Design MIPS, start of the top module:
module MIPS(clk, reset, imem_addr, imem_data, dmem_addr, dmem_wdata, dmem_we, dmem_rdata);
For scale: ~4000 cells after synthesis, roughly 1300 flip-flops, about 160 I/O pins, ~0.060 mm² of cells after synthesis.
Settings: LEC_CHECK=0, CAP_MARGIN=35, CORE_MARGIN=2, CORE_UTILIZATION=70, CTS_CLUSTER_DIAMETER=203, CTS_CLUSTER_SIZE=20, HOLD_SLACK_MARGIN=-0.09, PLACE_DENSITY=0.76, SLEW_MARGIN=20; clock period 18.2 ns.
run.sh (not shown) runs the stock make flow with config.mk's settings and CLKGATE_MAP_FILE=.
The baseline reached the layout checks and failed them: negative setup slack.
Edit:
Settings changed: CAP_MARGIN 35 to 20, CORE_UTILIZATION 70 to 65, CTS_CLUSTER_DIAMETER 203 to unset, CTS_CLUSTER_SIZE 20 to unset, HOLD_SLACK_MARGIN -0.09 to unset, PLACE_DENSITY 0.76 to unset.
Clock period 18.2 ns to 19.2 ns, I/O delays scaled along.
After rerunning: The changed run finished but failed the layout checks on negative setup slack. Total power grows by 8.0%. Core utilization shrinks by 4.4 points. Global-route usage shrinks by 4.5 points. Design area grows by 1.7%.
Edit:
Settings changed: CORE_UTILIZATION 65 to 58, TNS_END_PERCENT set to 5.
Clock period 19.2 ns to 15.2 ns, I/O delays scaled along.
The changed run finished with negative setup slack left. Total power increases by a quarter to a third. Final area increases by a little under a tenth. Clock-buffer cell count increases by 3. Setup slack gets worse by 4.5 ns. Critical path depth decreases by 2. Synthesized area stays the same.
Edit:
Settings changed: CTS_CLUSTER_DIAMETER set to 81, HOLD_SLACK_MARGIN set to -0.09.
Clock period 15.2 ns to 12.6 ns, I/O delays scaled along.
The new run completed and failed the layout checks on negative setup slack.
First-iteration DRC count increases by 6.9%.
Routed wire length hardly moves.
Via count increases by 1.6%.
Utilization increases by 1.4 points.
Non-clock buffer count increases by 199.
Global-route usage barely changes.
Sequential cell count is unchanged.
Clock-buffer cell count decreases by 2.
Final area increases by 1.9%.
Edit:
Settings changed: CORE_UTILIZATION 58 to 70, CTS_CLUSTER_DIAMETER 81 to 203, CTS_CLUSTER_SIZE set to 20, HOLD_SLACK_MARGIN -0.09 to unset, TNS_END_PERCENT 5 to unset.
Clock period 12.6 ns to 19.2 ns, I/O delays scaled along.
The new run reached the layout checks and failed them: negative setup slack.
Hold slack gets better by 0.0067 ns.
Combinational power went down by 49%.
Sequential cell count is unchanged.
Cell area went down by 12%.
Synthesized area stays the same.
Power went down by 45%.
Edit:
Settings changed: CORE_UTILIZATION 70 to 40, CTS_CLUSTER_DIAMETER 203 to unset, CTS_CLUSTER_SIZE 20 to unset.
Clock period 19.2 ns to 18.2 ns, I/O delays scaled along.
- The new run completed and failed the layout checks on negative setup slack
- routed wire length is lower slightly
- power climbs by a quarter to a third
- combinational power came out higher by roughly a tenth
- sequential share of layout area drops by 3.1 points

---

Starting RTL as in the previous note.
Settings: LEC_CHECK=0, CAP_MARGIN=15, CORE_ASPECT_RATIO=0.87, CORE_MARGIN=2, CORE_UTILIZATION=67, GPL_ROUTABILITY_DRIVEN=1, PLACE_DENSITY_LB_ADDON=0.08, SETUP_SLACK_MARGIN=4.55, SLEW_MARGIN=40; clock period 16.9 ns.
The baseline ran to the end with violations: negative setup slack.
==> next run, changes <==
==> flow/config.mk (replaced) <==
export PLATFORM = sky130hd
export DESIGN_NAME = MIPS
export DESIGN_NICKNAME = MIPS
export VERILOG_FILES = /design/flow/design.v
export SDC_FILE = /design/flow/constraint.sdc
export NUM_CORES = 4
export LEC_CHECK = 0
export CAP_MARGIN = 20
export CELL_PAD_IN_SITES_GLOBAL_PLACEMENT = 2
export CORE_MARGIN = 2
export CORE_UTILIZATION = 32
export MIN_ROUTING_LAYER = met2
export SLEW_MARGIN = 20
==> flow/constraint.sdc (replaced) <==
create_clock -name core_clock -period 24.0 [get_ports {clk}]
set_input_delay 4.8000 -clock core_clock [delete_from_list [all_inputs] [get_ports {clk}]]
set_output_delay 4.8000 -clock core_clock [all_outputs]
set_load 0.01 [all_outputs]
The new run ran to the end with no violations.
Setup slack improves by 6600 ps.
Utilization shrinks by 41 points.
Global-route usage shrinks by 10 points.
Synthesized cell count does not change.
Clock skew hardly moves.
Design area grows by 0.85%.
Total power shrinks by 24%.
Final cell count grows by 21%.
First-iteration DRC count grows by 28%.

---

MIPS again, from the RTL that the note above started with.
Settings: LEC_CHECK=0, CAP_MARGIN=20, CORE_MARGIN=2, CORE_UTILIZATION=65, HOLD_SLACK_MARGIN=-0.09, MAX_ROUTING_LAYER=met4, SETUP_SLACK_MARGIN=3.48, SLEW_MARGIN=20, TNS_END_PERCENT=5; clock period 13.4 ns.
The starting point ran to the end with violations: setup timing.
Rerun with:
- HOLD_SLACK_MARGIN: -0.09 -> not set
- SETUP_SLACK_MARGIN: 3.48 -> 4.12
- clock period: 13.4 -> 15.2 ns (I/O delays scaled with it)
After rerunning: The new run finished but failed the layout checks on setup timing. First-iteration DRC count drops by roughly a tenth. Total power drops by roughly a tenth. Count of clock-buffer cells in the layout climbs by 3. Core utilization drops by 2.2 points.
Rerun with:
- CORE_UTILIZATION: 65 -> 40
- MAX_ROUTING_LAYER: met4 -> not set
- SETUP_SLACK_MARGIN: 4.12 -> not set
- TNS_END_PERCENT: 5 -> not set
- clock period: 15.2 -> 24.0 ns (I/O delays scaled with it)
Result:
- The changed run finished clean
- wire length drops by roughly a tenth
- worst hold slack barely changes
- power drops by well over a third
- sequential share of layout area climbs by 3.1 points
- critical path depth drops by 1
- final area drops by a few percent
- global-route usage drops by 25 points
- clock skew drops by 22 ps
Rerun with:
- CORE_UTILIZATION: 40 -> 66
- SETUP_SLACK_MARGIN: not set -> -1.44
- TNS_END_PERCENT: not set -> 5
- clock period: 24.0 -> 19.7 ns (I/O delays scaled with it)
Effect: The new run ran to the end with violations: setup timing; core utilization is higher by 29 points; synthesized cell count does not change; combinational power rose by 27%; clock power went up by 17%; register-to-register slack gets worse by 3700 ps; non-clock buffer count increases by 60; cell area decreases by 1.1%; first-iteration DRC count went up by 43%.
Rerun with:
- CORE_UTILIZATION: 66 -> 59
- SETUP_SLACK_MARGIN: -1.44 -> not set
- TNS_END_PERCENT: 5 -> not set
- clock period: 19.7 -> 13.2 ns (I/O delays scaled with it)
Outcome: The changed run reached the layout checks and failed them: setup timing; worst setup slack got worse by 6600 ps; critical path depth is lower by 5; total power climbs by well over a third; sequential cell count stays the same; first-iteration DRC count fell by roughly a tenth; maximum frequency shrinks slightly; core utilization went down by 1.0 points; global-route usage shrinks by 1.5 points.
Power is estimated from default activity; no workload was simulated.
